`design/flow/config.mk`:
```
export PLATFORM = sky130hd
export DESIGN_NAME = cordic
export DESIGN_NICKNAME = cordic
export VERILOG_FILES = /design/flow/design.v
export SDC_FILE = /design/flow/constraint.sdc
export NUM_CORES = 4
export LEC_CHECK = 0
export ABC_AREA = 0
export CAP_MARGIN = 15
export CORE_ASPECT_RATIO = 1.81
export CORE_MARGIN = 2
export CORE_UTILIZATION = 66
export CTS_CLUSTER_DIAMETER = 196
export GPL_ROUTABILITY_DRIVEN = 1
export MIN_ROUTING_LAYER = met1
export SLEW_MARGIN = 10
```
`design/flow/constraint.sdc`:
```
create_clock -name core_clock -period 8.95 [get_ports {clock}]
set_input_delay 1.7900 -clock core_clock [delete_from_list [all_inputs] [get_ports {clock}]]
set_output_delay 1.7900 -clock core_clock [all_outputs]
set_load 0.01 [all_outputs]
```
`design/flow/design.v`:
```
module cordic_stage 	(input [15:0] x,
			input [15:0] y,
			input [15:0]z,
			input mode,
			input reset,
			input clock,
			input [2:0] stage,
			output reg [15:0] x_out,
			output reg [15:0] y_out,
			output reg [15:0] z_out,
			output reg mode_out,
			output [2:0] stage_out);
		reg [15:0] atan;
		always @*
		begin
			case (stage) 
				3'b000 : atan = 16'b0_0000000_11001001;
				3'b001 : atan = 16'b0_0000000_01110110;
				3'b010 : atan = 16'b0_0000000_00111110;
				3'b011 : atan = 16'b0_0000000_00011111;
				3'b100 : atan = 16'b0_0000000_00001111;
				3'b101 : atan = 16'b0_0000000_00000111;
				3'b110 : atan = 16'b0_0000000_00000011;
				3'b111 : atan = 16'b0_0000000_00000001;
			endcase
		end
		assign stage_out = stage + 1;
		always @(posedge clock or negedge reset)
		begin
			if (~reset)
			begin
				x_out <= 0;
				y_out <= 0;
				z_out <= 0;
				mode_out <= 0;
			end
			else
			begin
				mode_out <= mode;
				if (mode == 0)
				begin
					if (z[15] == 0)
					begin
						case (x[15]^y[15])
							1'b0 : x_out <= (x[14:0] > (y[14:0] >> stage) ) ? 
									{x[15], x[14:0] - (y[14:0] >> stage)} :
									{~x[15],(y[14:0] >> stage) - x[14:0]}; 
							1'b1 : x_out <= {x[15], x[14:0] + (y[14:0] >> stage)};
						endcase
						case (x[15]^y[15])
							1'b1 : y_out <= (y[14:0] > (x[14:0] >> stage) ) ? 
									{y[15], y[14:0] - (x[14:0] >> stage)} :
									{~y[15],(x[14:0] >> stage) - y[14:0]}; 
							1'b0 : y_out <= {y[15], y[14:0] + (x[14:0] >> stage)};
						endcase
						z_out <= (z[14:0] > atan[14:0]) ? z - atan : {~z[15],atan[14:0] - z[14:0]};
					end
					else
					begin
						case (x[15]^y[15])
							1'b1 : x_out <= (x[14:0] > (y[14:0] >> stage) ) ? 
									{x[15], x[14:0] - (y[14:0] >> stage)} :
									{~x[15],(y[14:0] >> stage) - x[14:0]};
							1'b0 : x_out <= {x[15], x[14:0] + (y[14:0] >> stage)};
						endcase
						case (x[15]^y[15])
							1'b0 : y_out <= (y[14:0] > (x[14:0] >> stage) ) ? 
									{y[15], y[14:0] - (x[14:0] >> stage)} :
									{~y[15],(x[14:0] >> stage) - y[14:0]};
							1'b1 : y_out <= {y[15], y[14:0] + (x[14:0] >> stage)};
						endcase
						z_out <= (z[14:0] > atan[14:0]) ? z - atan : {~z[15],atan[14:0] - z[14:0]};
					end
				end
				else
				begin
					if (y[15] == 1)
					begin
						case (x[15]^y[15])
							1'b0 : x_out <= (x[14:0] > (y[14:0] >> stage) ) ? 
									{x[15], x[14:0] - (y[14:0] >> stage)} :
									{~x[15],(y[14:0] >> stage) - x[14:0]};
							1'b1 : x_out <= {x[15], x[14:0] + (y[14:0] >> stage)};
						endcase
						case (x[15]^y[15])
							1'b1 : y_out <= (y[14:0] > (x[14:0] >> stage) ) ? 
									{y[15], y[14:0] - (x[14:0] >> stage)} :
									{~y[15],(x[14:0] >> stage) - y[14:0]}; 
							1'b0 : y_out <= {y[15], y[14:0] + (x[14:0] >> stage)};
						endcase
						case (z[15])
							1'b0 : z_out <= (z[14:0] > atan[14:0]) ? 
									{z[15], z[14:0] - atan[14:0]} :
									{~z[15],atan[14:0] - z[14:0]};
							1'b1 : z_out <= {z[15], z[14:0] + atan[14:0]};
						endcase
					end
					else
					begin
						case (x[15]^y[15])
							1'b1 : x_out <= (x[14:0] > (y[14:0] >> stage) ) ? 
									{x[15], x[14:0] - (y[14:0] >> stage)} :
									{~x[15],(y[14:0] >> stage) - x[14:0]};
							1'b0 : x_out <= {x[15], x[14:0] + (y[14:0] >> stage)};
						endcase
						case (x[15]^y[15])
							1'b0 : y_out <= (y[14:0] > (x[14:0] >> stage) ) ? 
									{y[15], y[14:0] - (x[14:0] >> stage)} :
									{~y[15],(x[14:0] >> stage) - y[14:0]};
							1'b1 : y_out <= {y[15], y[14:0] + (x[14:0] >> stage)};
						endcase
						case (z[15])
							1'b1 : z_out <= (z[14:0] > atan[14:0]) ? 
									{z[15], z[14:0] - atan[14:0]} :
									{~z[15],atan[14:0] - z[14:0]}; 
							1'b0 : z_out <= {z[15], z[14:0] + atan[14:0]};
						endcase
					end
				end
			end
		end
endmodule
module cordic 	(input op_mode,
		input [15:0] x_coordinate,
		input [15:0] y_coordinate,
		input [15:0] rotate_amount,
		input clock,
		input reset,
		output reg [15:0] x_or_phase_out,
		output reg [15:0] y_or_size_out
		);
		reg [15:0] x_in;
		reg [15:0] y_in;
		reg [15:0] z_in;
		reg mode_in;
		wire [15:0] connections_x [7:0];
		wire [15:0] connections_y [7:0];
		wire [15:0] connections_z [7:0];
		wire connections_mode [7:0];
		wire [2:0] connections_stage [7:0];
		wire [15:0] outx;
		wire [15:0] outy;
		wire [15:0] outz;
		wire [32:0] holderx;
		wire [14:0] divx;
		wire [14:0] divy;
		wire [32:0] holdery;
		assign outx = connections_x[7];
		assign outy = connections_y[7];
		assign outz = connections_z[7];
		assign holderx = outx[14:0];
		assign divx = (holderx << 8) / 15'b00000001_10100101;
		assign holdery = outy[14:0];
		assign divy = (holdery << 8) / 15'b00000001_10100101;
		always @(posedge clock or negedge reset)
		begin
			if (~reset)
			begin
				x_in <= 0;
				y_in <= 0;
				z_in <= 0;
				x_or_phase_out <= 0;
				y_or_size_out <= 0;
			end
			else
			begin
				mode_in <= op_mode;
				if (connections_mode[7] == 0)
				begin
					x_or_phase_out <= {outx[15], divx};
					y_or_size_out <= {outy[15], divy};
				end
				else
				begin
					y_or_size_out <= {outx[15], divx};
					x_or_phase_out <= outz;
				end
				if(op_mode == 0)
				begin
					if (rotate_amount[14:0] <= (15'b0000011_00100100 >> 1))
					begin
						z_in <= rotate_amount;
						x_in <= x_coordinate;
						y_in <= y_coordinate;
					end
					else
					begin
						if (rotate_amount[15] == 1)
						begin
							x_in <= y_coordinate;
							y_in <= {~x_coordinate[15],x_coordinate[14:0]};
							z_in <= {rotate_amount[15],rotate_amount[14:0] - (15'b0000011_00100100 >> 1)};
						end
						else
						begin
							y_in <= x_coordinate;
							x_in <= {~y_coordinate[15],y_coordinate[14:0]};
							z_in <= rotate_amount - (16'b0_0000011_00100100>>1);
						end
					end
				end
				else
				begin
					if (x_coordinate[15] == 0)
					begin
						z_in <= 0;
						x_in <= x_coordinate;
						y_in <= y_coordinate;
					end
					else
					begin
						if (y_coordinate[15] == 0)
						begin
							x_in <= y_coordinate;
							y_in <= {~x_coordinate[15],x_coordinate[14:0]};
							z_in <= (16'b0_0000011_00100100 >> 1);
						end
						else
						begin
							y_in <= x_coordinate;
							x_in <= {~y_coordinate[15],y_coordinate[14:0]};
							z_in <= 16'b1_0000001_10010010;  
						end
					end
				end
			end
		end
		wire [2:0] gnd;
		assign gnd = 0;
		cordic_stage s0 (x_in, y_in, z_in, mode_in, reset, clock, gnd,
				 connections_x[0], connections_y[0], connections_z[0], connections_mode[0], connections_stage[0]);
		genvar i;
		generate
			for (i = 1; i < 8; i = i + 1) begin : stages
				cordic_stage  s0 (connections_x[i - 1],
							connections_y[i - 1],
							connections_z[i - 1],
							connections_mode[i - 1],
							reset,
							clock,
							connections_stage[i - 1],
							connections_x[i], 
							connections_y[i],
							connections_z[i],
							connections_mode[i],
							connections_stage[i]);
			end
		endgenerate
endmodule
```
`design/flow/run.sh`:
```
#!/bin/bash
# the make line also repeats each setting of config.mk as NAME=value (left out here)
make -C /OpenROAD-flow-scripts/flow DESIGN_CONFIG=/design/flow/config.mk WORK_HOME=/design/flow/orfs CLKGATE_MAP_FILE= finish
```
==> run notes, run 1 <==
run results: status=finished with violations, Fail Reasons=setup timing, Rows=~140, Hold Crit Endpoint=stages[1].s0.z_out[0], Die ar.=between 80,000 and 90,000 um2, 1st-pass router iterations=10, Worst Path Max Fanout=9, via/cell ratio=6.73, Basic Gates by Area=slightly below 20%, Cell Area, Synth=~56,000 um2, # setup viols final=14, CTS Buffer Depth=3, Init Core Util=66.5%, flip-flops with a built-in enable=1, hold crit path type=flop to flop, Top-area cell share=a little over a fifth, Buf+Inv Stages, Crit Path=9, antenna-violating nets left=0, DP Worst Slack=-5.97 ns, worst setup margin=-6.48 ns, Top FF cell, synth=dfrtp_1, CP top delay family=AND-OR/OR-AND gates, r2r endpoint=x_or_phase_out[0], Hold Vio Cnt, Final=0, relative slew slack=around 8.4%, CTS clock-pin slew for the worst setup and hold paths=0.07 ns, FFs w/ async S/R, synth=around 100%, Max Clock Freq=64.8 MHz, synth unique cells=roughly 150, Critical Path RT=9.47 ns, synth-to-layout area growth=25.4%, fin area=70,800 um2, Sink Count=472, yosys xor share=7.75%, clock latency on the worst-skew pair=roughly 0.66 ns, # Cells Yosys=roughly 7,200, Ports=about 83, YS warnings=2, CP peak stage delay=1.05 ns, most used cell, CP=buf_4, Mean Syn Cell Area=7.85 um2, TNS Setup=-51.83 ns, Mapped Nets=a little under 8,000, leading area contributor after synthesis=dfrtp_1, Initial DRC Count=5,980, fillers=5,251, Yosys top cell by instances=nor2_1, register area=11,800 um2, reg-to-reg slack, setup=-6.48 ns, DR WL/cell=22.8 um, FF-to-FF path depth=65, Yosys reg bits=472, yosys stat area=56,400 um2, total gr overflow=0, warning total across the stage logs=395, global-route wire length before repair=321 mm, cycle use final=172%, CP arrival=15.95 ns, H-tree depth=2, # port buffers=82, initial antenna violation count=14, largest net degree at the start of global routing=180, post-layout util=83.4%, Synth Seq Share=20.9%, Crit Path Class=flop to flop, DP HPWL=approximately 150 mm, die span in x=221 um, Die H=397 um, clock root buffer=clkbuf_16, top cells by count=nor2_1 (887), ha_1 (559), a21oi_1 (528), Core Box Area=roughly 85,000 um2, total track usage=a little under half, GP Congestion=approximately 1.1, via count=62,914, ao+oa area frac=26.3%, RSZ-0062 raised after global routing=true, Hold Slack=0.485 ns, multi-input logic area=roughly 44,000 um2, Worst setup EP type=flop, startpoint types=flop, Final Max Slew Viols=0, Final Critical Period=about 15 ns, # DRC=0, Nets=8,874, top cells by area=dfrtp_1 (21%), ha_1 (12%), nor2_1 (5.9%), hold_sp=s0.z_out[0], Reg-to-Reg Start=stages[7].s0.x_out[13], placed cell area=around 66,000 um2, Crit. path cell count=65, measured slew at the worst slew-check pin=1.36 ns, yosys adder share=14.1%, Largest logic family=AND-OR/OR-AND gates, Max-Cap Viols=0, hold path depth=0, Clock Skew=about 0.043 ns, Multiplexer share=6.04%, slowest CP cell=o21ai_0, CTS tree=done, Critical Path End=x_or_phase_out[0], Syn Inst Count=7,192, total CTS buffers=45, Worst Setup SP=stages[7].s0.x_out[13], number of global-route vias before repair=around 64,000, routed wire length=213 mm
layer usage:
layer / wire (um) / share of wire [%] / global-route usage [%]
met2: 107000 / 50 / 82.9
met1: 64100 / 30 / 37.9
met3: 15400 / 7.2 / 10.7
met4: 26700 / 13 / 48.6
met5: 113 / 0.053 / 0
through the flow:
| step | cells |
|---|---|
| CTS | 9292 |
| floorplan | 7192 |
| global placement | 9117 |
| finish | 9353 |
| detailed placement | 9117 |
| global route | 9349 |
repair_timing:
| action | in CTS | in global routing |
|---|---|---|
| pin swaps | 131 | 105 |
| gates cloned | 2 | 1 |
| resized | 183 | 183 |
| setup buffers | 91 | 54 |
| hold buffers | 0 | 0 |
| hold endpoints to repair | 0 | 0 |
| setup endpoints to repair | 14 | 14 |
cell type report:
type / instances / area share (%)
clock inverter: 32 / 0.574
clock buffer: 50 / 1.66
antenna: 4 / 0.0141
sequential: 472 / 16.7
timing repair buffer: 1318 / 14.7
multi-input combinational: 5925 / 61.9
tap: 1095 / 1.94
inverter: 457 / 2.46
==> inputs of run 2 (changes only) <==
ABC_AREA = not set   (was 0)
CAP_MARGIN = 20   (was 15)
CORE_ASPECT_RATIO = not set   (was 1.81)
CORE_UTILIZATION = 65   (was 66)
CTS_CLUSTER_DIAMETER = not set   (was 196)
GPL_ROUTABILITY_DRIVEN = not set   (was 1)
MIN_ROUTING_LAYER = not set   (was met1)
SLEW_MARGIN = 20   (was 10)
clock period = 13.1 ns   (was 8.95 ns; I/O delays follow)
==> run notes, run 2 <==
run results: Synth Seq Share=between 20% and 30%, # setup viols final=4, synth-to-layout area growth=24.0%, via/cell ratio=6.34, fin cells=9,326, Hold Vio Cnt, Final=0, # DRC=0, Crit Path Class=flop to flop, 1st-pass router iterations=6, GP Congestion=0.987, CP peak stage delay=0.59 ns, Worst setup EP type=flop, reg-to-reg slack, setup=-1.11 ns, CP arrival=14.76 ns, Max-Cap Viols=0, RSZ-0062 raised after global routing=true, # Cells Yosys=7,192, Reg-to-Reg Start=stages[7].s0.y_out[9], hold crit path type=flop to flop, hold_sp=stages[5].s0.z_out[14], Largest logic family=AND-OR/OR-AND gates, Syn Inst Count=7,192, Die H=299 um, Die ar.=about 89,000 um2, YS warnings=2, Fail Reasons=setup timing, total track usage=38.2%, DR WL/cell=19.1 um, Core Box Area=~86,000 um2, post-layout util=81.1%, Hold Crit Endpoint=stages[6].s0.z_out[14], CTS Buffer Depth=3, Mapped Nets=a little under 8,000, # port buffers=82, H-tree depth=2, number of global-route vias before repair=57,440, measured slew at the worst slew-check pin=1.04 ns, hold path depth=1, routed wire length=178 mm, global-route wire length before repair=286 mm, total CTS buffers=55, yosys adder share=around 14%, Final Max Slew Viols=0, Top-area cell share=between 20% and 30%, antenna-violating nets left=0, yosys xor share=7.75%, Top FF cell, synth=dfrtp_1, largest net degree at the start of global routing=roughly 150, flip-flops with a built-in enable=1, Yosys top cell by instances=nor2_1, CP top delay family=AND-OR/OR-AND gates, relative slew slack=29.8%, Cell Area, Synth=56,400 um2, slowest CP cell=or4b_4, Mean Syn Cell Area=7.85 um2, Yosys reg bits=472, warning total across the stage logs=just under 400, cycle use final=108%, Basic Gates by Area=19.3%, Critical Path End=y_or_size_out[0], clock latency on the worst-skew pair=0.68 ns, via count=~60,000, placed cell count=9,121, Rows=108, worst setup margin=-1.11 ns, yosys stat area=56,400 um2, Worst Setup SP=stages[7].s0.y_out[9], hold_buf cts=0, clock root buffer=clkbuf_16, ao+oa area frac=26.3%, CTS clock-pin slew for the worst setup and hold paths=0.06 ns, leading area contributor after synthesis=dfrtp_1, initial antenna violation count=3, Multiplexer share=6.04%, Sink Count=472, Crit. path cell count=64, DP HPWL=roughly 130 mm, Clock Skew=0.0558 ns, startpoint types=flop, die span in x=around 300 um, status=finished with violations, FF-to-FF path depth=about 64, FFs w/ async S/R, synth=between 90 and 100%, Nets=8,780, Final Critical Period=14.21 ns, top cells by count=nor2_1 (887), ha_1 (559), a21oi_1 (528), Critical Path RT=13.65 ns, Worst Path Max Fanout=5, top cells by area=dfrtp_1 (21%), ha_1 (12%), nor2_1 (5.9%), Init Core Util=65.4%, r2r endpoint=y_or_size_out[0], CTS tree=done, Buf+Inv Stages, Crit Path=9, total gr overflow=0, synth unique cells=approximately 150, Ports=83, Initial DRC Count=5,794, Max Clock Freq=70.4 MHz
-- run 2: repair_timing --
action | 4_1_cts | 5_1_grt
buffers inserted | 57 | 45
endpoints found under the setup margin | 4 | 6
gates cloned | 2 | 0
pin swaps | 125 | 126
resized | 133 | 164
-- run 2: stage by stage --
stage / instance area [um2] / worst slack (ns) / hold WS, ns / setup TNS, ns
6_report: 70000 / -1.11 / 0.470 / -3.41
2_1_floorplan: 57200 / -2.32 / 0.399 / -9.20
4_1_cts: 68900 / -1.02 / 0.471 / -2.80
3_3_place_gp: 65800 / -1.13 / 0.450 / -3.45
5_1_grt: 70000 / -1.69 / 0.479 / -5.69
3_5_place_dp: 65800 / -1.55 / 0.450 / -4.92
-- run 2: final cells by class --
cell class / instances / area [um2]
Timing Repair Buffer: 1213 / 9520
Inverter: 457 / 1730
Tap cell: 1155 / 1450
Sequential cell: 472 / 11800
Antenna cell: 1 / 2.50
Fill cell: 5838 / 16300
Multi-Input combinational cell: 5926 / 43500
Clock inverter: 31 / 457
Clock buffer: 71 / 1560
-- run 2: metal layers --
layer	track usage, %	up-vias	routed length, um
li1	-	27736	-
met1	48.0	28162	71700
met2	66.6	2687	87000
met3	4.38	573	12100
met4	15.8	6	7560
met5	0	-	35
==> inputs of run 3 (changes only) <==
ABC_AREA = 1   (was not set)
CORE_ASPECT_RATIO = 0.72   (was not set)
CORE_MARGIN = 6   (was 2)
CORE_UTILIZATION = 31   (was 65)
GPL_TIMING_DRIVEN = 0   (was not set)
MAX_ROUTING_LAYER = met5   (was not set)
MIN_ROUTING_LAYER = met1   (was not set)
PLACE_DENSITY_LB_ADDON = 0.18   (was not set)
clock period = 24.4 ns   (was 13.1 ns; I/O delays follow)
==> run notes, run 3 <==
run results: status=finished clean, Yosys top cell by instances=nand2_1, Worst Path Max Fanout=10, hold crit path type=flop to flop, CP top delay family=simple AND/OR/NAND/NOR gates, hold path depth=0, total CTS buffers=58, yosys xor share=about 6.3%, Initial DRC Count=5,594, clock root buffer=clkbuf_16, Top-area cell share=20.3%, Core Box Area=186,000 um2, Critical Path End=y_or_size_out[0], Nets=about 9,500, CTS clock-pin slew for the worst setup and hold paths=0.06 ns, total gr overflow=0, relative slew slack=about a third, hold_buf cts=0, yosys stat area=58,200 um2, Top FF cell, synth=dfrtp_1, Mean Syn Cell Area=about 6.7 um2, DR WL/cell=17.1 um, routed wire length=a little under 200 mm, Syn Inst Count=8,698, Synth Seq Share=20.3%, hold_sp=mode_in, Crit. path cell count=approximately 100, Hold Vio Cnt, Final=0, Worst setup EP type=flop, Rows=134, via count=57,756, warning total across the stage logs=383, placed cell area=62,200 um2, # port buffers=82, CP arrival=between 10 and 15 ns, CTS tree=done, Buf+Inv Stages, Crit Path=15, DP HPWL=162 mm, Cell Area, Synth=between 50,000 and 60,000 um2, register area=around 12,000 um2, most used cell, CP=nand2_1, # setup viols final=0, number of global-route vias before repair=53,547, Clock Skew=0.0508 ns, largest net degree at the start of global routing=88, top cells by count=nand2_1 (1,827), inv_1 (1,223), nor2_1 (753), GP Congestion=approximately 0.94, global-route wire length before repair=306 mm, yosys adder share=13.6%, leading area contributor after synthesis=dfrtp_1, Worst Setup SP=stages[7].s0.y_out[7], Reg-to-Reg Start=stages[7].s0.y_out[7], startpoint types=flop, # Cells Yosys=8,698, FFs w/ async S/R, synth=99.8%, Mapped Nets=9,353, total track usage=18.8%, RSZ-0062 raised after global routing=false, Final Max Slew Viols=0, Die ar.=198,000 um2, Max Clock Freq=72.4 MHz, Basic Gates by Area=31.2%, # resized after CTS=0, fin area=64,200 um2, placed cell count=11,234, fin cells=between 10,000 and 15,000, CTS Buffer Depth=3, # DRC=0, initial antenna violation count=6, FF-to-FF path depth=103, measured slew at the worst slew-check pin=1.01 ns, via/cell ratio=5.09, Sink Count=472, TNS Setup=0 ns, Init Core Util=31.3%, Final Critical Period=roughly 14 ns, flip-flops with a built-in enable=1, Multiplexer share=0.740%, die span in x=523 um, Die H=380 um, synth-to-layout area growth=10.4%, slowest CP cell=dfrtp_1, Ports=between 80 and 90, ao+oa area frac=17.5%, clock latency on the worst-skew pair=slightly below 0.7 ns, reg-to-reg slack, setup=10.59 ns, Yosys reg bits=472, Critical Path RT=24.93 ns, post-layout util=34.5%, multi-input logic area=40,300 um2, antenna-violating nets left=0, Largest logic family=simple AND/OR/NAND/NOR gates, Hold Crit Endpoint=s0.mode_out, fillers=20,033, YS warnings=2, top cells by area=dfrtp_1 (20%), ha_1 (12%), nand2_1 (12%), r2r endpoint=y_or_size_out[0], cycle use final=~57%, Max-Cap Viols=0, 1st-pass router iterations=6, H-tree depth=2, Setup Buffers After CTS=0, Crit Path Class=flop to flop, CP peak stage delay=around 0.46 ns, synth unique cells=about 90
[run 3: stage by stage]
step | setup slack [ns] | hold slack, ns
after CTS | 10.68 | 0.424
after detailed placement | 10.73 | 0.410
after global placement | -3.04 | 0.401
after global routing | 9.18 | 0.448
final | 10.59 | 0.417
after floorplan | 13.01 | 0.352
[run 3: final cells by class]
cell class / instances / share of cell area, %
Antenna cell: 5 / 0.0195
Buffer: 213 / 1.68
Clock buffer: 75 / 2.47
Clock inverter: 27 / 0.583
Inverter: 1319 / 7.76
Multi-Input combinational cell: 6694 / 62.8
Sequential cell: 472 / 18.4
Tap cell: 2448 / 4.77
Timing Repair Buffer: 88 / 1.54
[run 3: layer usage]
layer	vias to the layer above	share of wire [%]	GRT usage (%)
li1	28741	-	-
met2	1791	38	25.8
met1	27087	53	30.7
met4	0	1.1	2.37
met5	-	0	0
met3	137	7.7	3.08
==> inputs of run 4 (changes only) <==
CELL_PAD_IN_SITES_DETAIL_PLACEMENT = 2   (was not set)
CORE_ASPECT_RATIO = 0.86   (was 0.72)
CORE_MARGIN = 2   (was 6)
CORE_UTILIZATION = 27   (was 31)
CTS_CLUSTER_SIZE = 22   (was not set)
GPL_TIMING_DRIVEN = 1   (was 0)
MAX_ROUTING_LAYER = not set   (was met5)
MIN_ROUTING_LAYER = not set   (was met1)
PLACE_DENSITY_LB_ADDON = not set   (was 0.18)
clock period = 16.0 ns   (was 24.4 ns; I/O delays follow)
==> run notes, run 4 <==
run results: total CTS buffers=60, Die H=435 um, Nets=about 9,400, H-tree depth=2, CP peak stage delay=~0.54 ns, number of global-route vias before repair=73,764, Rows=158, flip-flops with a built-in enable=1, Init Core Util=27.1%, Clock Skew=0.128 ns, relative slew slack=22.0%, Largest logic family=simple AND/OR/NAND/NOR gates, largest net degree at the start of global routing=about 160, Hold Vio Cnt, Final=0, synth-to-layout area growth=10.8%, Die ar.=219,000 um2, # Cells Yosys=8,698, YS warnings=2, status=finished with violations, via count=67,781, hold_buf cts=0, Basic Gates by Area=31.2%, FF-to-FF path depth=a little over 100, Worst setup EP type=flop, die span in x=505 um, hold path depth=0, initial antenna violation count=25, measured slew at the worst slew-check pin=1.17 ns, Top-area cell share=between 20% and 30%, fin cells=11,638, Synth Seq Share=20.3%, leading area contributor after synthesis=dfrtp_1, Worst Setup SP=stages[7].s0.x_out[7], 1st-pass router iterations=6, Final Max Slew Viols=0, most used cell, CP=nand2_1, antenna-violating nets left=0, Multiplexer share=less than 1%, placed cell area=61,700 um2, Mean Syn Cell Area=6.69 um2, Top FF cell, synth=dfrtp_1, TNS Setup=-4.30 ns, Core Box Area=215,000 um2, ao+oa area frac=17.5%, startpoint types=flop, # setup viols final=4, clock latency on the worst-skew pair=0.78 ns, yosys xor share=6.31%, cycle use final=109%, placed cell count=11,464, DR WL/cell=around 28 um, Ports=83, Buf+Inv Stages, Crit Path=14, Max Clock Freq=57.2 MHz, CP arrival=18.04 ns, CTS clock-pin slew for the worst setup and hold paths=0.10 ns, Worst Path Max Fanout=18, Yosys top cell by instances=nand2_1, top cells by area=dfrtp_1 (20%), ha_1 (12%), nand2_1 (12%), yosys stat area=~58,000 um2, routed wire length=~320 mm, Initial DRC Count=6,204, Fail Reasons=setup timing, Critical Path End=y_or_size_out[0], Critical Path RT=16.56 ns, reg-to-reg slack, setup=-1.48 ns, slowest CP cell=dfrtp_1, Yosys reg bits=472, CP top delay family=simple AND/OR/NAND/NOR gates, synth unique cells=90, Mapped Nets=9,353, clock root buffer=clkbuf_16, CTS Buffer Depth=3, Crit. path cell count=103, GP Congestion=0.958, hold crit path type=flop to flop, Crit Path Class=flop to flop, Hold Crit Endpoint=stages[1].s0.z_out[0], r2r endpoint=y_or_size_out[0], FFs w/ async S/R, synth=99.8%, # port buffers=82, fin area=64,500 um2, via/cell ratio=5.82, Final Critical Period=17.48 ns, Reg-to-Reg Start=stages[7].s0.x_out[7], warning total across the stage logs=386, Cell Area, Synth=between 50,000 and 60,000 um2, fillers=25,768, CTS tree=done, top cells by count=nand2_1 (1,827), inv_1 (1,223), nor2_1 (753), total track usage=25.5%, DP HPWL=227 mm, Max-Cap Viols=0, Sink Count=approximately 470, Syn Inst Count=8,698, yosys adder share=a little over an eighth, global-route wire length before repair=447 mm, worst setup margin=-1.48 ns, # DRC=0, total gr overflow=0, hold_sp=s0.z_out[0]
==> run 4: timing repair <==
action,CTS,global route
setup endpoints to repair,0,4
gates resized,0,26
setup buffers,0,55
==> run 4: layout make-up <==
cell class / count / area, um2 / area share (%)
clock inverter: 39 / 544 / 0.844
tap: 2880 / 3600 / 5.59
multi-input combinational: 6695 / 40500 / 62.8
inverter: 1319 / 4980 / 7.73
timing repair buffer: 154 / 1400 / 2.18
clock buffer: 73 / 1630 / 2.53
antenna: 6 / 15.0 / 0.0233
sequential: 472 / 11800 / 18.3
==> run 4: per-stage QoR <==
step	utilization (%)	hold WS (ns)	setup slack (ns)
final	30.0	0.479	-1.48
after global routing	30.0	0.479	-1.95
after CTS	29.7	0.467	0.315
after detailed placement	28.7	0.448	0.516
after global placement	28.7	0.411	2.83
after floorplan	-	0.352	4.61
==> run 4: per-layer routing <==
metal / wire, um / global-route usage (%) / vias to the layer above
met1: 119000 / 27.9 / 34250
met3: 22700 / 4.34 / 1688
met4: 26100 / 15.8 / 30
li1: - / - / 28356
met2: 156000 / 46.1 / 3457
met5: 265 / 0 / -
==> inputs of run 5 (changes only) <==
CELL_PAD_IN_SITES_DETAIL_PLACEMENT = not set   (was 2)
CORE_ASPECT_RATIO = not set   (was 0.86)
CORE_UTILIZATION = 47   (was 27)
CTS_CLUSTER_SIZE = 34   (was 22)
GPL_TIMING_DRIVEN = not set   (was 1)
PLACE_DENSITY = 0.47   (was not set)
==> run notes, run 5 <==
run results: warning total across the stage logs=387, Synth Seq Share=between 20% and 30%, routed wire length=approximately 180 mm, flip-flops with a built-in enable=1, placed cell count=10,221, CP top delay family=simple AND/OR/NAND/NOR gates, die span in x=roughly 360 um, Final Max Slew Viols=0, largest net degree at the start of global routing=140, clock root buffer=clkbuf_16, measured slew at the worst slew-check pin=slightly above 1 ns, Yosys top cell by instances=nand2_1, top cells by area=dfrtp_1 (20%), ha_1 (12%), nand2_1 (12%), DR WL/cell=17.5 um, Hold Vio Cnt, Final=0, Worst Path Max Fanout=19, Hold Crit Endpoint=stages[2].s0.z_out[0], number of global-route vias before repair=53,244, Reg-to-Reg Start=stages[7].s0.y_out[7], Critical Path RT=~17 ns, synth-to-layout area growth=7.37%, TNS Setup=0 ns, most used cell, CP=nand2_1, clock latency on the worst-skew pair=0.68 ns, # resized after CTS=0, global-route wire length before repair=~290 mm, total CTS buffers=66, CP arrival=14.05 ns, Max-Cap Viols=0, M2 GR Usage=46.4%, Core Box Area=123,000 um2, fin area=approximately 62,000 um2, CP peak stage delay=0.43 ns, 1st-pass router iterations=7, hold_buf cts=0, synth unique cells=around 90, Clock Skew=between 0.04 and 0.05 ns, yosys xor share=6.31%, Nets=9,307, GRT Max-Usage Layer=met2, total track usage=28.1%, YS warnings=2, fin cells=10,340, # setup viols final=0, status=finished clean, FFs w/ async S/R, synth=about 100%, Yosys reg bits=472, antenna-violating nets left=0, leading area contributor after synthesis=dfrtp_1, post-layout util=50.7%, Final Critical Period=roughly 13 ns, Cell Area, Synth=58,200 um2, Top FF cell, synth=dfrtp_1, FF-to-FF path depth=93, Syn Inst Count=8,698, Max Clock Freq=74.1 MHz, CTS clock-pin slew for the worst setup and hold paths=approximately 0.060 ns, ao+oa area frac=between 10% and 20%, ant diodes=0, Basic Gates by Area=31.2%, # DRC=0, via/cell ratio=5.46, Critical Path End=y_or_size_out[0], # port buffers=82, GP Congestion=0.944, Init Core Util=a little under half, H-tree depth=3, Ports=83, slowest CP cell=dfrtp_1, CTS Buffer Depth=3, initial antenna violation count=0, yosys adder share=13.6%, DP HPWL=148 mm, Crit Path Class=flop to flop, met3 usage in global routing=2.91%, Die ar.=127,000 um2, top cells by count=nand2_1 (1,827), inv_1 (1,223), nor2_1 (753), reg-to-reg slack, setup=around 2.5 ns, cycle use final=84.3%, Die H=approximately 360 um, Multiplexer share=0.740%, RSZ-0062 raised after global routing=false, # Cells Yosys=8,698, relative slew slack=a little under a third, Initial DRC Count=4,468, M1 GR Usage=39.2%, yosys stat area=58,200 um2, hold crit path type=flop to flop, Largest logic family=simple AND/OR/NAND/NOR gates, Setup Buffers After CTS=0, Buf+Inv Stages, Crit Path=7, placed cell area=60,200 um2, via count=56,405, startpoint types=flop, Mean Syn Cell Area=6.69 um2, hold path depth=0, Crit. path cell count=slightly above 90, r2r endpoint=y_or_size_out[0], hold_sp=stages[1].s0.z_out[0], total gr overflow=0, Sink Count=between 400 and 500, CTS tree=done, Worst setup EP type=flop, Top-area cell share=between 20% and 30%, Mapped Nets=9,353, Rows=129, Worst Setup SP=stages[7].s0.y_out[7]
==> run 5: metal layers <==
| metal | up-vias | routed length [um] |
|---|---|---|
| met3 | 258 | 8350 |
| met5 | - | 0 |
| met2 | 1428 | 83100 |
| met4 | 0 | 4730 |
| li1 | 28301 | - |
| met1 | 26418 | 85100 |
==> run 5: area by class of cell <==
cell class / instances / area (um2)
sequential: 472 / 11800
multi-input combinational: 6694 / 40300
timing repair buffer: 99 / 966
clock buffer: 84 / 1840
inverter: 1319 / 4980
clock inverter: 35 / 484
fill: 12678 / 60800
tap: 1637 / 2050
==> run 5: stage by stage <==
step	hold WS, ns	worst slack [ns]
finish	0.429	2.51
floorplan	0.352	4.61
detailed placement	0.407	2.56
global route	0.450	0.987
global placement	0.416	2.60
CTS	0.430	2.53
==> inputs of run 6 (changes only) <==
CAP_MARGIN = 0   (was 20)
CELL_PAD_IN_SITES_DETAIL_PLACEMENT = 2   (was not set)
CELL_PAD_IN_SITES_GLOBAL_PLACEMENT = 2   (was not set)
CORE_UTILIZATION = 39   (was 47)
CTS_CLUSTER_DIAMETER = 259   (was not set)
CTS_CLUSTER_SIZE = not set   (was 34)
GPL_ROUTABILITY_DRIVEN = 1   (was not set)
PLACE_DENSITY = not set   (was 0.47)
PLACE_DENSITY_LB_ADDON = 0.19   (was not set)
SETUP_SLACK_MARGIN = 1.24   (was not set)
SLEW_MARGIN = 30   (was 20)
clock period = 8.34 ns   (was 16.0 ns; I/O delays follow)
==> run notes, run 6 <==
run results: DP HPWL=235 mm, GP Congestion=around 0.94, Top-area cell share=roughly 20%, Core Box Area=148,000 um2, YS warnings=2, Die H=roughly 390 um, Multiplexer share=0.740%, # port buffers=82, Exit stage=clock tree synthesis, Stop Error=[ERROR DPL-0033] detailed placement checks failed during check placement., Rows=roughly 140, Init Core Util=39.3%, yosys stat area=58,200 um2, Synth Seq Share=20.3%, Die ar.=152,000 um2, flip-flops with a built-in enable=1, DP Worst Slack=-4.96 ns, Cell Area, Synth=58,200 um2, Top FF cell, synth=dfrtp_1, leading area contributor after synthesis=dfrtp_1, top cells by area=dfrtp_1 (20%), ha_1 (12%), nand2_1 (12%), Yosys top cell by instances=nand2_1, status=stopped before the end, Mapped Nets=a little over 9,000, FFs w/ async S/R, synth=approximately 100%, Basic Gates by Area=31.2%, Largest logic family=simple AND/OR/NAND/NOR gates, Syn Inst Count=8,698, yosys xor share=6.31%, yosys adder share=13.6%, die span in x=390 um, # Cells Yosys=8,698, Ports=83, Yosys reg bits=472, top cells by count=nand2_1 (1,827), inv_1 (1,223), nor2_1 (753), synth unique cells=approximately 90, ao+oa area frac=17.5%, Mean Syn Cell Area=6.69 um2
==> run 6: per-stage QoR <==
stage | util (%) | cells | cell area (um2)
2_1_floorplan | - | 8698 | 59100
3_3_place_gp | 45.4 | 11284 | 67200
3_5_place_dp | 45.4 | 11284 | 67200
==> inputs of run 7 (changes only) <==
ABC_AREA = not set   (was 1)
CAP_MARGIN = 20   (was 0)
CELL_PAD_IN_SITES_DETAIL_PLACEMENT = not set   (was 2)
CELL_PAD_IN_SITES_GLOBAL_PLACEMENT = not set   (was 2)
CORE_MARGIN = 7   (was 2)
CORE_UTILIZATION = 62   (was 39)
CTS_CLUSTER_DIAMETER = 397   (was 259)
GPL_ROUTABILITY_DRIVEN = not set   (was 1)
PLACE_DENSITY = 0.37   (was not set)
PLACE_DENSITY_LB_ADDON = not set   (was 0.19)
SETUP_SLACK_MARGIN = not set   (was 1.24)
SLEW_MARGIN = 20   (was 30)
clock period = 16.0 ns   (was 8.34 ns; I/O delays follow)
==> run notes, run 7 <==
run results: placed cell count=8,307, CTS clock-pin slew for the worst setup and hold paths=about 0.06 ns, synth-to-layout area growth=10.5%, Mean Syn Cell Area=between 7 and 8 um2, fin area=62,400 um2, via count=around 54,000, Hold Crit Endpoint=stages[1].s0.z_out[0], DP HPWL=125 mm, wl on met1=69.0 mm, wire length on met2=77.4 mm, Hold Slack=0.456 ns, Max-Cap Viols=0, Top FF cell, synth=dfrtp_1, most used cell, CP=ha_1, largest net degree at the start of global routing=149, fillers=approximately 7,400, ao+oa area frac=a little over a quarter, hold path depth=0, register area=11,800 um2, Die H=316 um, warning total across the stage logs=~390, startpoint types=flop, Cell Area, Synth=56,400 um2, Worst Path Max Fanout=9, FF-to-FF path depth=66, # Cells Yosys=approximately 7,000, CTS Buffer Depth=3, multi-input logic area=42,500 um2, Crit. path cell count=66, Reg-to-Reg Start=stages[7].s0.y_out[11], slowest CP cell=or4_4, Rows=about 110, # DRC=0, hold crit path type=flop to flop, top cells by count=nor2_1 (887), ha_1 (559), a21oi_1 (528), clock root buffer=clkbuf_16, Buf+Inv Stages, Crit Path=3, routed wire length=between 150 and 200 mm, CP peak stage delay=just under 0.6 ns, total gr overflow=0, GP Congestion=roughly 1, cycle use final=96.9%, hold_sp=s0.z_out[0], Largest logic family=AND-OR/OR-AND gates, relative slew slack=26.7%, 1st-pass router iterations=6, Worst Setup SP=stages[7].s0.y_out[11], Initial DRC Count=5,094, yosys adder share=14.1%, Die ar.=99,700 um2, reg-to-reg slack, setup=0.49 ns, Hold Vio Cnt, Final=0, Ports=83, top sig layer=met4, Yosys reg bits=472, Worst setup EP type=flop, Syn Inst Count=between 7,000 and 8,000, Init Core Util=62.6%, antenna-violating nets left=0, metal3 WL=9.46 mm, Yosys top cell by instances=nor2_1, number of global-route vias before repair=51,422, initial antenna violation count=0, CTS tree=done, yosys xor share=7.75%, YS warnings=2, r2r endpoint=y_or_size_out[0], H-tree depth=2, Nets=slightly below 8,000, Top-area cell share=20.9%, Final Critical Period=15.51 ns, Critical Path RT=16.53 ns, worst setup margin=approximately 0.49 ns, Sink Count=472, # port buffers=82, via/cell ratio=6.37, Mapped Nets=approximately 7,800, Max Clock Freq=roughly 64 MHz, die span in x=316 um, DP Worst Slack=-0.168 ns, Basic Gates by Area=about a fifth, total CTS buffers=57, Core Box Area=90,100 um2, clock latency on the worst-skew pair=0.69 ns, fin cells=8,483, measured slew at the worst slew-check pin=roughly 1.1 ns, FFs w/ async S/R, synth=99.8%, # setup viols final=0, CP top delay family=AND-OR/OR-AND gates, Critical Path End=y_or_size_out[0], Synth Seq Share=20.9%, total track usage=30.9%, status=finished clean, synth unique cells=153, leading area contributor after synthesis=dfrtp_1, placed cell area=59,200 um2, Final Max Slew Viols=0, yosys stat area=approximately 56,000 um2, CP arrival=16.04 ns, top cells by area=dfrtp_1 (21%), ha_1 (12%), nor2_1 (5.9%), global-route wire length before repair=260 mm, Multiplexer share=~6.0%, flip-flops with a built-in enable=1, Crit Path Class=flop to flop, DR WL/cell=roughly 19 um, Clock Skew=0.0386 ns
run 7: what timing repair did:
item | in CTS | in global routing
gates resized | 11 | 121
cloned | 0 | 1
buffers inserted | 8 | 59
pin swaps | 5 | 40
setup endpoints to repair | 2 | 4
endpoints found under the hold margin | 0 | 0
hold buffers | 0 | 0
run 7: final cells by class:
cell class / count / share of cell area (%)
clock inverter: 27 / 0.662
inverter: 457 / 2.77
tap: 1176 / 2.36
antenna: 1 / 0.00401
multi-input combinational: 5925 / 68.1
sequential: 472 / 19.0
clock buffer: 78 / 2.57
timing repair buffer: 347 / 4.60
run 7: stage by stage:
stage,TNS (ns),utilization (%)
after CTS,0,68.0
after global placement,0,65.7
after detailed placement,-0.277,65.7
final,0,69.2
after global routing,-0.221,69.2
after floorplan,0,-
run 7: routing by layer:
metal	track usage (%)	vias up
met5	0	-
met4	11.7	0
met3	3.13	388
met2	53.3	2109
met1	40.1	25545
li1	-	25988
==> inputs of run 8 (changes only) <==
ABC_AREA = 1   (was not set)
CORE_MARGIN = 2   (was 7)
CORE_UTILIZATION = 70   (was 62)
CTS_CLUSTER_DIAMETER = 223   (was 397)
HOLD_SLACK_MARGIN = 0.3   (was not set)
PLACE_DENSITY = not set   (was 0.37)
SETUP_SLACK_MARGIN = 1.96   (was not set)
clock period = 12.7 ns   (was 16.0 ns; I/O delays follow)
==> run notes, run 8 <==
run results: die span in x=292 um, placed cell count=9,651, status=stopped before the end, total gr overflow=9, H-tree depth=2, Top FF cell, synth=dfrtp_1, Core Box Area=82,200 um2, # Cells Yosys=8,698, GP Congestion=1.05, CTS Buffer Depth=3, Basic Gates by Area=31.2%, yosys xor share=about 6.3%, Mapped Nets=9,353, Largest logic family=simple AND/OR/NAND/NOR gates, total CTS buffers=55, yosys adder share=a little over an eighth, DP HPWL=137 mm, leading area contributor after synthesis=dfrtp_1, hold_buf cts=0, Synth Seq Share=20.3%, Yosys reg bits=472, Die H=292 um, top cells by count=nand2_1 (1,827), inv_1 (1,223), nor2_1 (753), # port buffers=between 80 and 90, YS warnings=2, placed cell area=60,200 um2, Ports=83, Die ar.=85,500 um2, Sink Count=between 400 and 500, Rows=between 100 and 150, Exit stage=global routing, Stop Error=[ERROR GRT-0232] Routing congestion too high. Check the congestion heatmap in the GUI., ao+oa area frac=17.5%, Init Core Util=70.8%, Syn Inst Count=8,698, top cells by area=dfrtp_1 (20%), ha_1 (12%), nand2_1 (12%), Cell Area, Synth=58,200 um2, Top-area cell share=about a fifth, yosys stat area=a little under 60,000 um2, flip-flops with a built-in enable=1, Yosys top cell by instances=nand2_1, clock root buffer=clkbuf_16, total track usage=63.2%, Multiplexer share=0.740%, synth unique cells=90, Mean Syn Cell Area=6.69 um2, FFs w/ async S/R, synth=between 90% and 100%
## run 8: what timing repair did
| item | CTS |
|---|---|
| pin swaps | 188 |
| setup buffers | 249 |
| endpoints found under the setup margin | 6 |
| cloned | 24 |
| resized | 284 |
## run 8: stage by stage
stage	setup slack [ns]	utilization (%)
after detailed placement	-0.111	73.2
after CTS	1.55	79.8
after floorplan	1.96	-
after global placement	0.307	73.2
## run 8: routing by layer
metal	global-route usage (%)	overflow
met1	68.0	0
met2	81.8	0
met3	43.6	5
met4	50.5	2
met5	30.3	2
==> inputs of run 9 (changes only) <==
CORE_UTILIZATION = 68   (was 70)
CTS_CLUSTER_DIAMETER = not set   (was 223)
CTS_CLUSTER_SIZE = 100   (was not set)
HOLD_SLACK_MARGIN = not set   (was 0.3)
PLACE_DENSITY = 0.43   (was not set)
SETUP_SLACK_MARGIN = not set   (was 1.96)
clock period = 11.8 ns   (was 12.7 ns; I/O delays follow)
==> run notes, run 9 <==
run results: top cells by count=nand2_1 (1,827), inv_1 (1,223), nor2_1 (753), die span in x=297 um, Multiplexer share=less than 1%, total track usage=between 50% and 60%, # Cells Yosys=8,698, Yosys reg bits=472, Sink Count=472, placed cell area=around 60,000 um2, ao+oa area frac=17.5%, Mapped Nets=between 9,000 and 10,000, yosys stat area=58,200 um2, DP HPWL=137 mm, Synth Seq Share=20.3%, FFs w/ async S/R, synth=99.8%, Ports=83, # port buffers=roughly 82, total gr overflow=41, Basic Gates by Area=31.2%, Mean Syn Cell Area=6.69 um2, Top FF cell, synth=dfrtp_1, yosys xor share=about 6.3%, leading area contributor after synthesis=dfrtp_1, Syn Inst Count=8,698, Core Box Area=85,000 um2, yosys adder share=13.6%, Top-area cell share=around a fifth, clock root buffer=clkbuf_16, Die ar.=87,900 um2, status=stopped before the end, flip-flops with a built-in enable=1, total CTS buffers=57, Stop Error=[ERROR GRT-0232] Routing congestion too high. Check the congestion heatmap in the GUI., DP Worst Slack=-0.663 ns, Largest logic family=simple AND/OR/NAND/NOR gates, Die H=297 um, Yosys top cell by instances=nand2_1, Cell Area, Synth=58,200 um2, top cells by area=dfrtp_1 (20%), ha_1 (12%), nand2_1 (12%), GP Congestion=between 1 and 1.5, synth unique cells=around 90, Rows=107, Init Core Util=68.5%, YS warnings=2, H-tree depth=2, Exit stage=global routing, CTS Buffer Depth=3
[run 9: stage by stage]
step                TNS, ns  instances
floorplan                 0       8698
global placement     -0.310       9774
detailed placement    -1.52       9774
CTS                       0       9928
[run 9: repair_timing]
| item | CTS |
|---|---|
| pin swaps | 42 |
| gates resized | 61 |
| setup endpoints to repair | 4 |
| cloned | 7 |
| hold buffers | 0 |
| setup buffers | 42 |
| endpoints found under the hold margin | 0 |
[run 9: metal layers]
metal	overflow	global-route usage [%]
met2	17	69.9
met5	2	12.5
met3	6	25.1
met1	1	60.8
met4	15	28.8
==> inputs of run 10 (changes only) <==
ABC_AREA = 0   (was 1)
CELL_PAD_IN_SITES_DETAIL_PLACEMENT = 2   (was not set)
CELL_PAD_IN_SITES_GLOBAL_PLACEMENT = 2   (was not set)
CORE_ASPECT_RATIO = 1.71   (was not set)
CTS_CLUSTER_SIZE = 62   (was 100)
GPL_TIMING_DRIVEN = 0   (was not set)
PLACE_DENSITY = not set   (was 0.43)
TNS_END_PERCENT = 45   (was not set)
clock period = 16.0 ns   (was 11.8 ns; I/O delays follow)
==> run notes, run 10 <==
run results: Cell Area, Synth=56,400 um2, FFs w/ async S/R, synth=99.8%, Core Box Area=82,500 um2, synth unique cells=153, Top FF cell, synth=dfrtp_1, yosys adder share=14.1%, Syn Inst Count=around 7,000, Yosys reg bits=between 400 and 500, Multiplexer share=under 10%, Mapped Nets=about 8,000, status=stopped before the end, Synth Seq Share=approximately a fifth, Top-area cell share=between 20% and 30%, yosys stat area=56,400 um2, Die ar.=85,400 um2, flip-flops with a built-in enable=1, ao+oa area frac=26.3%, Yosys top cell by instances=nor2_1, Basic Gates by Area=19.3%, yosys xor share=a little under 8%, # Cells Yosys=7,192, top cells by count=nor2_1 (887), ha_1 (559), a21oi_1 (528), Exit stage=global placement without I/O, die span in x=224 um, Rows=138, Die H=about 380 um, Init Core Util=68.4%, YS warnings=2, Stop Error=[ERROR GPL-0301] Utilization 126.148 % exceeds 100%., Mean Syn Cell Area=7.85 um2, leading area contributor after synthesis=dfrtp_1, Largest logic family=AND-OR/OR-AND gates, top cells by area=dfrtp_1 (21%), ha_1 (12%), nor2_1 (5.9%)
==> inputs of run 11 (changes only) <==
CAP_MARGIN = 15   (was 20)
CELL_PAD_IN_SITES_DETAIL_PLACEMENT = not set   (was 2)
CORE_ASPECT_RATIO = 0.67   (was 1.71)
CORE_UTILIZATION = 40   (was 68)
CTS_CLUSTER_DIAMETER = 41   (was not set)
CTS_CLUSTER_SIZE = 46   (was 62)
GPL_TIMING_DRIVEN = not set   (was 0)
MIN_ROUTING_LAYER = met2   (was not set)
PLACE_DENSITY_LB_ADDON = 0.14   (was not set)
SETUP_SLACK_MARGIN = -0.23   (was not set)
TNS_END_PERCENT = not set   (was 45)
clock period = 11.8 ns   (was 16.0 ns; I/O delays follow)
==> run notes, run 11 <==
run results: DP HPWL=about 150 mm, flip-flops with a built-in enable=1, Top-area cell share=roughly a fifth, Init Core Util=40.4%, clock latency on the worst-skew pair=0.73 ns, hold path depth=0, ao+oa area frac=about a quarter, Mean Syn Cell Area=7.85 um2, antenna-violating nets left=0, placed cell area=67,600 um2, relative slew slack=28.7%, FF-to-FF path depth=62, hold crit path type=flop to flop, total CTS buffers=79, Critical Path End=x_or_phase_out[0], most used cell, CP=ha_4, global-route wire length before repair=315 mm, Crit Path Class=flop to flop, Core Box Area=about 140,000 um2, # setup viols final=8, Max Clock Freq=66.4 MHz, CTS Buffer Depth=3, CP peak stage delay=0.47 ns, leading area contributor after synthesis=dfrtp_1, synth unique cells=about 150, Cell Area, Synth=56,400 um2, Ports=83, Basic Gates by Area=19.3%, initial antenna violation count=1, yosys adder share=14.1%, DR WL/cell=19.8 um, startpoint types=flop, clock root buffer=clkbuf_16, fillers=between 10,000 and 15,000, Clock Skew=0.0750 ns, Hold Crit Endpoint=stages[2].s0.z_out[0], Nets=8,912, Worst Setup SP=stages[7].s0.x_out[14], routed wire length=202 mm, # DRC=0, Buf+Inv Stages, Crit Path=7, number of global-route vias before repair=roughly 90,000, Worst setup EP type=flop, Reg-to-Reg Start=stages[7].s0.x_out[14], cycle use final=128%, hold_sp=stages[1].s0.z_out[0], yosys xor share=7.75%, top cells by area=dfrtp_1 (21%), ha_1 (12%), nor2_1 (5.9%), worst setup margin=-3.25 ns, # port buffers=82, die span in x=463 um, CP top delay family=AND-OR/OR-AND gates, fin area=72,600 um2, FFs w/ async S/R, synth=between 90 and 100%, TNS Setup=-15.59 ns, Initial DRC Count=approximately 13,000, yosys stat area=56,400 um2, Final Max Slew Viols=0, Max-Cap Viols=0, multi-input logic area=43,400 um2, Hold Slack=~0.45 ns, Yosys reg bits=about 470, measured slew at the worst slew-check pin=1.06 ns, CP arrival=15.62 ns, Hold Vio Cnt, Final=0, Sink Count=472, Largest logic family=AND-OR/OR-AND gates, top cells by count=nor2_1 (887), ha_1 (559), a21oi_1 (528), r2r endpoint=x_or_phase_out[0], Die ar.=144,000 um2, warning total across the stage logs=390, Fail Reasons=setup timing, total gr overflow=0, via/cell ratio=7.87, Multiplexer share=6.04%, largest net degree at the start of global routing=~140, reg-to-reg slack, setup=-3.25 ns, RSZ-0062 raised after global routing=true, status=finished with violations, synth-to-layout area growth=28.5%, Crit. path cell count=62, Worst Path Max Fanout=7, slowest CP cell=dfrtp_2, Yosys top cell by instances=nor2_1, via count=80,427, CTS tree=done, Top FF cell, synth=dfrtp_1, CTS clock-pin slew for the worst setup and hold paths=0.06 ns, Syn Inst Count=7,192, Synth Seq Share=20.9%, # Cells Yosys=7,192, Critical Path RT=12.37 ns, total track usage=40.6%, register area=11,800 um2, Die H=just over 300 um, hold_buf cts=0, GP Congestion=0.959, Mapped Nets=7,847, Rows=112, H-tree depth=3, YS warnings=2, Final Critical Period=between 15 and 20 ns, 1st-pass router iterations=30
[run 11: routing by layer]
| layer | wire, um | track usage [%] |
|---|---|---|
| met1 | 0 | - |
| met2 | 93400 | 42.5 |
| met3 | 92800 | 61.0 |
| met4 | 12600 | 5.77 |
| met5 | 3150 | 24.8 |
[run 11: timing repair]
item,in CTS,in global routing
buffers inserted,44,52
setup endpoints to repair,8,9
gates resized,101,174
pin swaps,68,94
[run 11: area by class of cell]
| cell class | instances | share of cell area, % |
|---|---|---|
| multi-input combinational | 5924 | 59.9 |
| inverter | 457 | 2.39 |
| clock buffer | 89 | 2.83 |
| tap | 1881 | 3.24 |
| timing repair buffer | 1323 | 14.2 |
| sequential | 472 | 16.3 |
| clock inverter | 54 | 1.10 |
| antenna | 20 | 0.0690 |
[run 11: stage by stage]
step	utilization (%)	worst slack, ns	cells
after floorplan	-	-3.62	7192
after global placement	48.4	-2.90	9964
after detailed placement	48.4	-3.17	9964
after CTS	51.0	-2.67	10147
after global routing	51.9	-3.60	10205
final	51.9	-3.25	10220
==> inputs of run 12 (changes only) <==
ABC_AREA = 1   (was 0)
CAP_MARGIN = 20   (was 15)
CELL_PAD_IN_SITES_GLOBAL_PLACEMENT = not set   (was 2)
CORE_ASPECT_RATIO = not set   (was 0.67)
CORE_UTILIZATION = 71   (was 40)
CTS_CLUSTER_DIAMETER = 223   (was 41)
CTS_CLUSTER_SIZE = not set   (was 46)
HOLD_SLACK_MARGIN = -0.09   (was not set)
MAX_ROUTING_LAYER = met4   (was not set)
MIN_ROUTING_LAYER = not set   (was met2)
PLACE_DENSITY_LB_ADDON = not set   (was 0.14)
SETUP_SLACK_MARGIN = not set   (was -0.23)
clock period = 10.4 ns   (was 11.8 ns; I/O delays follow)
==> run notes, run 12 <==
run results: CTS clock-pin slew for the worst setup and hold paths=0.08 ns, r2r endpoint=x_or_phase_out[0], top cells by count=nand2_1 (1,827), inv_1 (1,223), nor2_1 (753), clock latency on the worst-skew pair=0.68 ns, # Cells Yosys=8,698, CTS Buffer Depth=3, Final Critical Period=~14 ns, total gr overflow=0, Crit Path Class=flop to flop, startpoint types=flop, # DRC=0, Init Core Util=72.0%, Core Box Area=approximately 81,000 um2, Multiplexer share=less than 1%, slowest CP cell=nor2_1, Mean Syn Cell Area=~6.7 um2, hold_buf cts=0, CP top delay family=simple AND/OR/NAND/NOR gates, hold crit path type=flop to flop, yosys xor share=6.31%, met3 usage in global routing=7.62%, yosys stat area=~58,000 um2, Worst Path Max Fanout=8, largest net degree at the start of global routing=152, reg-to-reg slack, setup=-4.04 ns, Hold Vio Cnt, Final=0, 1st-pass router iterations=11, Fail Reasons=setup timing, hold_sp=mode_in, routed wire length=between 200 and 250 mm, clock root buffer=clkbuf_16, Die H=290 um, total track usage=44.9%, Sink Count=about 470, relative slew slack=around 22%, DR WL/cell=20.7 um, hold path depth=0, warning total across the stage logs=slightly below 400, Top-area cell share=between 20% and 30%, Final Max Slew Viols=0, Die ar.=around 84,000 um2, Reg-to-Reg Start=stages[7].s0.x_out[12], CP peak stage delay=around 0.73 ns, yosys adder share=13.6%, # setup viols final=10, M2 GR Usage=72.8%, Initial DRC Count=9,752, number of global-route vias before repair=62,865, ao+oa area frac=17.5%, Critical Path End=x_or_phase_out[0], measured slew at the worst slew-check pin=1.17 ns, leading area contributor after synthesis=dfrtp_1, Ports=about 83, Basic Gates by Area=roughly 31%, Top FF cell, synth=dfrtp_1, Buf+Inv Stages, Crit Path=16, die span in x=between 200 and 300 um, Yosys top cell by instances=nand2_1, DP Worst Slack=-1.15 ns, Cell Area, Synth=58,200 um2, antenna-violating nets left=0, H-tree depth=2, Clock Skew=0.0447 ns, GP Congestion=1.12, worst setup margin=-4.04 ns, synth unique cells=90, GRT Max-Usage Layer=met2, Largest logic family=simple AND/OR/NAND/NOR gates, fillers=4,463, FFs w/ async S/R, synth=99.8%, via count=a little under 70,000, Syn Inst Count=8,698, Worst setup EP type=flop, CP arrival=roughly 15 ns, Worst Setup SP=stages[7].s0.x_out[12], Hold Crit Endpoint=s0.mode_out, Mapped Nets=9,353, total CTS buffers=55, synth-to-layout area growth=21.0%, Synth Seq Share=~20%, Yosys reg bits=472, M1 GR Usage=53.6%, top cells by area=dfrtp_1 (20%), ha_1 (12%), nand2_1 (12%), Crit. path cell count=98, flip-flops with a built-in enable=1, Max Clock Freq=69.3 MHz, FF-to-FF path depth=98, most used cell, CP=nand2_1, Critical Path RT=10.93 ns, RSZ-0062 raised after global routing=true, global-route wire length before repair=between 300 and 400 mm, DP HPWL=143 mm, YS warnings=2, Max-Cap Viols=0, cycle use final=139%, CTS tree=done, initial antenna violation count=10, Nets=~10,000, status=finished with violations, # port buffers=82, via/cell ratio=6.53, Rows=104, TNS Setup=-25.89 ns
[run 12: repair_timing]
action / in CTS / in global routing
setup endpoints to repair: 6 / 6
gates resized: 164 / 258
pin swaps: 108 / 140
cloned: 11 / 2
buffers inserted: 73 / 69
[run 12: area by class of cell]
type | instances | area, um2 | area share [%]
Clock buffer | 60 | 1440 | 2.04
Tap cell | 1060 | 1330 | 1.88
Timing Repair Buffer | 942 | 7670 | 10.9
Antenna cell | 12 | 30.0 | 0.0426
Sequential cell | 472 | 11800 | 16.8
Clock inverter | 44 | 414 | 0.588
Multi-Input combinational cell | 6705 | 42700 | 60.6
Inverter | 1319 | 5020 | 7.13
[run 12: routing by layer]
metal / up-vias / part of all wire, %
met5: - / 0
li1: 30056 / -
met4: 0 / 8.8
met3: 2008 / 13
met1: 31306 / 35
met2: 5924 / 44
[run 12: stage by stage]
step | util (%) | cell area [um2] | hold WS, ns | cells
floorplan | - | 59100 | 0.352 | 8698
global placement | 81.2 | 65600 | 0.416 | 10343
detailed placement | 81.2 | 65600 | 0.431 | 10343
finish | 87.2 | 70400 | 0.443 | 10614
CTS | 85.2 | 68800 | 0.446 | 10531
global route | 87.2 | 70400 | 0.440 | 10613
==> inputs of run 13 (changes only) <==
CAP_MARGIN = 15   (was 20)
CORE_ASPECT_RATIO = 1.1   (was not set)
CORE_UTILIZATION = 58   (was 71)
CTS_CLUSTER_DIAMETER = 196   (was 223)
GPL_ROUTABILITY_DRIVEN = 1   (was not set)
HOLD_SLACK_MARGIN = not set   (was -0.09)
MAX_ROUTING_LAYER = not set   (was met4)
MIN_ROUTING_LAYER = met1   (was not set)
PLACE_DENSITY_LB_ADDON = 0.07   (was not set)
SETUP_SLACK_MARGIN = 2.08   (was not set)
SLEW_MARGIN = 10   (was 20)
clock period = 10.3 ns   (was 10.4 ns; I/O delays follow)
==> run notes, run 13 <==
run results: routed wire length=189 mm, largest net degree at the start of global routing=171, Basic Gates by Area=between 30% and 40%, Reg-to-Reg Start=stages[7].s0.x_out[6], YS warnings=2, RSZ-0062 raised after global routing=true, FF-to-FF path depth=101, Nets=10,158, top cells by count=nand2_1 (1,827), inv_1 (1,223), nor2_1 (753), DR WL/cell=17.4 um, multi-input logic area=between 40,000 and 50,000 um2, Mapped Nets=9,353, total track usage=34.9%, Mean Syn Cell Area=6.69 um2, hold_sp=mode_in, 1st-pass router iterations=6, # DRC=0, Initial DRC Count=5,569, Max Clock Freq=87.8 MHz, Syn Inst Count=around 8,700, Die H=approximately 340 um, slowest CP cell=dfrtp_1, total CTS buffers=56, status=finished with violations, Final Max Slew Viols=0, DP HPWL=147 mm, measured slew at the worst slew-check pin=1.06 ns, Cell Area, Synth=just under 60,000 um2, # port buffers=just over 80, Worst Setup SP=stages[7].s0.x_out[6], Hold Vio Cnt, Final=0, leading area contributor after synthesis=dfrtp_1, Crit. path cell count=101, hold path depth=0, clock root buffer=clkbuf_16, register area=11,800 um2, # Cells Yosys=8,698, fillers=between 8,000 and 9,000, CP arrival=11.98 ns, warning total across the stage logs=389, Core Box Area=99,200 um2, yosys xor share=6.31%, Crit Path Class=flop to flop, Clock Skew=around 0.062 ns, yosys adder share=a little over an eighth, Synth Seq Share=20.3%, fin cells=10,839, initial antenna violation count=5, placed cell count=10,596, Buf+Inv Stages, Crit Path=21, Final Critical Period=11.40 ns, synth-to-layout area growth=22.3%, Init Core Util=58.7%, Hold Crit Endpoint=s0.mode_out, global-route wire length before repair=296 mm, Yosys reg bits=472, Ports=roughly 83, startpoint types=flop, FFs w/ async S/R, synth=99.8%, number of global-route vias before repair=between 50,000 and 60,000, Fail Reasons=setup timing, CTS clock-pin slew for the worst setup and hold paths=~0.060 ns, die span in x=306 um, Die ar.=103,000 um2, Largest logic family=simple AND/OR/NAND/NOR gates, top cells by area=dfrtp_1 (20%), ha_1 (12%), nand2_1 (12%), Max-Cap Viols=0, total gr overflow=0, DP Worst Slack=-1.06 ns, Rows=121, Worst setup EP type=flop, Multiplexer share=less than 1%, GP Congestion=1.01, Sink Count=about 470, cycle use final=111%, hold_buf cts=0, CP peak stage delay=0.41 ns, via count=61,993, relative slew slack=29.3%, CP top delay family=simple AND/OR/NAND/NOR gates, hold crit path type=flop to flop, Top-area cell share=20.3%, r2r endpoint=y_or_size_out[0], yosys stat area=roughly 58,000 um2, worst setup margin=-1.10 ns, H-tree depth=2, flip-flops with a built-in enable=1, via/cell ratio=about 5.7, reg-to-reg slack, setup=-1.10 ns, Worst Path Max Fanout=7, Critical Path End=y_or_size_out[0], synth unique cells=approximately 90, CTS Buffer Depth=3, Yosys top cell by instances=nand2_1, antenna-violating nets left=0, most used cell, CP=nand2_2, Top FF cell, synth=dfrtp_1, CTS tree=done, Critical Path RT=10.89 ns, clock latency on the worst-skew pair=0.70 ns, # setup viols final=6, ao+oa area frac=17.5%
## run 13: metal layers
layer  part of all wire, %  GRT usage, %  vias to the layer above  routed length, um
met2                    48          60.3                     2386              90100
met3                   6.4          4.17                      565              12000
met4                   4.9          15.3                        4               9230
met5                 0.017             0                        -                 33
li1                      -             -                    30063                  -
met1                    41          43.7                    28975              77700
## run 13: timing repair
action	CTS	global route
pin swaps	86	199
buffers inserted	45	78
endpoints found under the setup margin	10	12
resized	146	359
gates cloned	11	6
## run 13: area by class of cell
class,instances,area share (%)
Multi-Input combinational cell,6711,60.4
Sequential cell,472,16.6
Inverter,1319,7.11
Timing Repair Buffer,943,10.9
Clock buffer,74,2.28
Tap cell,1291,2.27
Antenna cell,1,0.00352
Clock inverter,28,0.448
## run 13: stage by stage
| stage | setup TNS, ns | hold WS, ns | cell area (um2) | util [%] |
|---|---|---|---|---|
| 2_1_floorplan | -0.820 | 0.352 | 59100 | - |
| 3_3_place_gp | -1.95 | 0.396 | 66100 | 66.7 |
| 3_5_place_dp | -3.15 | 0.415 | 66100 | 66.7 |
| 4_1_cts | -1.33 | 0.436 | 69100 | 69.7 |
| 5_1_grt | -7.42 | 0.447 | 71200 | 71.8 |
| 6_report | -3.64 | 0.434 | 71200 | 71.8 |
